==> job 1006: inputs <==
// ARM
module ARM(
	input clk, rst,
	output [32 - 1:0] imem_addr,
	input [32 - 1:0] imem_data,
	output [32 - 1:0] dmem_addr,
	output [32 - 1:0] dmem_wdata,
	output dmem_read,
	output dmem_write,
	input [32 - 1:0] dmem_rdata,
	input dmem_ready
);
export LEC_CHECK = 0
export CAP_MARGIN = 25
export CELL_PAD_IN_SITES_GLOBAL_PLACEMENT = 0
export CORE_ASPECT_RATIO = 0.86
export CORE_MARGIN = 2
export CORE_UTILIZATION = 72
export CTS_CLUSTER_DIAMETER = 29
export CTS_CLUSTER_SIZE = 25
export PLACE_DENSITY_LB_ADDON = 0.14
export SETUP_SLACK_MARGIN = 3.53
export SLEW_MARGIN = 20
create_clock -name core_clock -period 22.0 [get_ports {clk}]
run.sh (not shown) runs the stock make flow with config.mk's settings and CLKGATE_MAP_FILE=.
==> job 6234 (differences from job 1006) <==
==> flow/config.mk (replaced) <==
export PLATFORM = sky130hd
export DESIGN_NAME = ARM
export DESIGN_NICKNAME = ARM
export VERILOG_FILES = /design/flow/design.v
export SDC_FILE = /design/flow/constraint.sdc
export NUM_CORES = 4
export LEC_CHECK = 0
export CAP_MARGIN = 20
export CORE_MARGIN = 2
export CORE_UTILIZATION = 50
export SETUP_SLACK_MARGIN = -1.02
export SLEW_MARGIN = 20
export TNS_END_PERCENT = 40
==> flow/constraint.sdc (replaced) <==
create_clock -name core_clock -period 11.0 [get_ports {clk}]
set_input_delay 2.2000 -clock core_clock [delete_from_list [all_inputs] [get_ports {clk}]]
set_output_delay 2.2000 -clock core_clock [all_outputs]
set_load 0.01 [all_outputs]
==> job 8202 (differences from job 1006) <==
==> flow/config.mk (replaced) <==
export PLATFORM = sky130hd
export DESIGN_NAME = ARM
export DESIGN_NICKNAME = ARM
export VERILOG_FILES = /design/flow/design.v
export SDC_FILE = /design/flow/constraint.sdc
export NUM_CORES = 4
export LEC_CHECK = 0
export CAP_MARGIN = 20
export CELL_PAD_IN_SITES_GLOBAL_PLACEMENT = 3
export CORE_MARGIN = 3
export CORE_UTILIZATION = 26
export CTS_CLUSTER_DIAMETER = 56
export CTS_CLUSTER_SIZE = 31
export HOLD_SLACK_MARGIN = 0.26
export MAX_ROUTING_LAYER = met4
export PLACE_DENSITY = 0.52
export SETUP_SLACK_MARGIN = -0.52
export SLEW_MARGIN = 5
export TNS_END_PERCENT = 50
==> flow/constraint.sdc (replaced) <==
create_clock -name core_clock -period 29.9 [get_ports {clk}]
set_input_delay 5.9800 -clock core_clock [delete_from_list [all_inputs] [get_ports {clk}]]
set_output_delay 5.9800 -clock core_clock [all_outputs]
set_load 0.01 [all_outputs]
==> comparison <==
- Job 6234 ran to the end with violations: setup timing. Job 1006 stopped in global routing on GRT-0116. Job 8202 completed with no timing, DRC or antenna violations.
- Of job 8202 and job 6234, job 8202 has the higher worst hold slack (gap 0.0015 ns).
- Of job 8202 and job 6234, job 6234 has the higher sequential power (gap about 60%, measured against job 6234).
- Of job 6234 and job 8202, job 8202 has the higher sequential share of layout area (gap 3.4 points).
- Against job 6234, the power of job 8202 is smaller by about 70%.
- Clock skew: job 8202 is higher than job 6234 (0.010 ns).
- Against job 8202, the cell count of job 6234 is smaller by about 2.8%.
- Setup slack: job 8202 is higher than job 6234 (6.4 ns).

==> inputs of v38 <==
ARM again, from the RTL that the note above started with.
Settings: LEC_CHECK=0, ABC_AREA=1, CAP_MARGIN=20, CORE_MARGIN=2, CORE_UTILIZATION=72, CTS_CLUSTER_DIAMETER=362, CTS_CLUSTER_SIZE=31, HOLD_SLACK_MARGIN=0.3, PLACE_DENSITY_LB_ADDON=0.01, SETUP_SLACK_MARGIN=3.59, SLEW_MARGIN=20; clock period 13.4 ns.
==> inputs of v17, as changes to v38 <==
Settings changed: ABC_AREA 1 to default, CORE_UTILIZATION 72 to 50, CTS_CLUSTER_DIAMETER 362 to default, CTS_CLUSTER_SIZE 31 to default, HOLD_SLACK_MARGIN 0.3 to default, PLACE_DENSITY_LB_ADDON 0.01 to default, SETUP_SLACK_MARGIN 3.59 to 2.86.
==> flow/constraint.sdc (replaced) <==
create_clock -name core_clock -period 11.0 [get_ports {clk}]
set_input_delay 2.2000 -clock core_clock [delete_from_list [all_inputs] [get_ports {clk}]]
set_output_delay 2.2000 -clock core_clock [all_outputs]
set_load 0.01 [all_outputs]
==> qor summary <==
| metric | v17 | v38 |
|---|---|---|
| Placement-stage cell area | 0.0726 mm² | 0.0654 mm² |
| Parity-gate share of the synthesized area counting xor and xnor cells | 2.46% | 0.930% |
| Height of the chip | 347 µm | 291 µm |
| Net count of the mapped netlist | 7,336 | 8,781 |
| Number of setup buffers added after CTS | 183 | 139 |
| Synthesized cell area | 0.0587 mm² | 0.0595 mm² |
| Mapped Cells | 7,134 | 8,579 |
| MUX share of area | 3.64% | 0% |
| Standard-cell row count | 125 | 105 |
| Result of the run | aborted with a tool error | aborted with a tool error |
| Stage where the flow stopped | 5_1_grt | 5_1_grt |
| Global placer's final weighted congestion | 1.14 | 1.32 |
| Cell count listed in synth_stat.txt | 7,134 | 8,579 |
| Sum of net half-perimeters after detailed placement | 230 mm | 180 mm |
| H-tree levels | 3 | 2 |
| Number of placed instances with taps included | 9,694 | 9,847 |
| Post-placement worst setup slack | -3100 ps | -246 ps |
| Area share, top type | 20.6% | 20.4% |
| Fa+ha+maj area frac | 2.92% | 2.88% |
| Number of distinct standard cells referenced by the synthesized netlist | 124 | 71 |
| Syn Area/Cell | 8.23 µm² | 6.93 µm² |
| Sequential element share of the synthesized area | 38.5% | 38.0% |

==> exp/nickel <==
Starting RTL as in the previous note.
make LEC_CHECK=0 ABC_AREA=1 CAP_MARGIN=0 CELL_PAD_IN_SITES_DETAIL_PLACEMENT=1 CELL_PAD_IN_SITES_GLOBAL_PLACEMENT=1 CORE_ASPECT_RATIO=0.57 CORE_MARGIN=9 CORE_UTILIZATION=40 CTS_CLUSTER_DIAMETER=209 GPL_ROUTABILITY_DRIVEN=0 GPL_TIMING_DRIVEN=1 MIN_ROUTING_LAYER=met2 PLACE_DENSITY_LB_ADDON=0.23 SLEW_MARGIN=30 TNS_END_PERCENT=95 finish   # period 14.3 ns
==> inputs of exp/delta, as changes to exp/nickel <==
CAP_MARGIN = 20   (was 0)
CELL_PAD_IN_SITES_DETAIL_PLACEMENT = default   (was 1)
CELL_PAD_IN_SITES_GLOBAL_PLACEMENT = default   (was 1)
CORE_ASPECT_RATIO = default   (was 0.57)
CORE_MARGIN = 2   (was 9)
CORE_UTILIZATION = 72   (was 40)
CTS_CLUSTER_DIAMETER = 27   (was 209)
CTS_CLUSTER_SIZE = 72   (was default)
GPL_ROUTABILITY_DRIVEN = default   (was 0)
GPL_TIMING_DRIVEN = default   (was 1)
MIN_ROUTING_LAYER = default   (was met2)
PLACE_DENSITY_LB_ADDON = 0.01   (was 0.23)
SETUP_SLACK_MARGIN = 3.59   (was default)
SLEW_MARGIN = 20   (was 30)
TNS_END_PERCENT = default   (was 95)
==> flow/constraint.sdc (replaced) <==
create_clock -name core_clock -period 13.4 [get_ports {clk}]
set_input_delay 2.6800 -clock core_clock [delete_from_list [all_inputs] [get_ports {clk}]]
set_output_delay 2.6800 -clock core_clock [all_outputs]
set_load 0.01 [all_outputs]
==> inputs of exp/fjord, as changes to exp/nickel <==
ABC_AREA = default   (was 1)
CAP_MARGIN = 20   (was 0)
CELL_PAD_IN_SITES_DETAIL_PLACEMENT = default   (was 1)
CELL_PAD_IN_SITES_GLOBAL_PLACEMENT = 0   (was 1)
CORE_ASPECT_RATIO = default   (was 0.57)
CORE_MARGIN = 2   (was 9)
CORE_UTILIZATION = 55   (was 40)
CTS_CLUSTER_DIAMETER = 380   (was 209)
GPL_ROUTABILITY_DRIVEN = default   (was 0)
GPL_TIMING_DRIVEN = default   (was 1)
MIN_ROUTING_LAYER = default   (was met2)
PLACE_DENSITY_LB_ADDON = 0.1   (was 0.23)
SETUP_SLACK_MARGIN = 3.12   (was default)
SLEW_MARGIN = 20   (was 30)
TNS_END_PERCENT = 5   (was 95)
==> flow/constraint.sdc (replaced) <==
create_clock -name core_clock -period 11.2 [get_ports {clk}]
set_input_delay 2.2400 -clock core_clock [delete_from_list [all_inputs] [get_ports {clk}]]
set_output_delay 2.2400 -clock core_clock [all_outputs]
set_load 0.01 [all_outputs]
==> results <==
Between exp/fjord and exp/nickel, the lower synthesized cell count is in exp/fjord (gap 17%, measured against exp/nickel).
exp/delta never finished: it broke off in global routing (5_1_grt). exp/fjord ended with an error in global routing (5_1_grt) (GRT-0232). exp/nickel aborted during global routing (5_1_grt).
Between exp/fjord and exp/delta, the lower synthesized area is in exp/fjord (gap about 1.3%, measured against exp/delta).
Die area: exp/fjord is smaller than exp/nickel (33%).
Power and IR drop assume default switching activity.
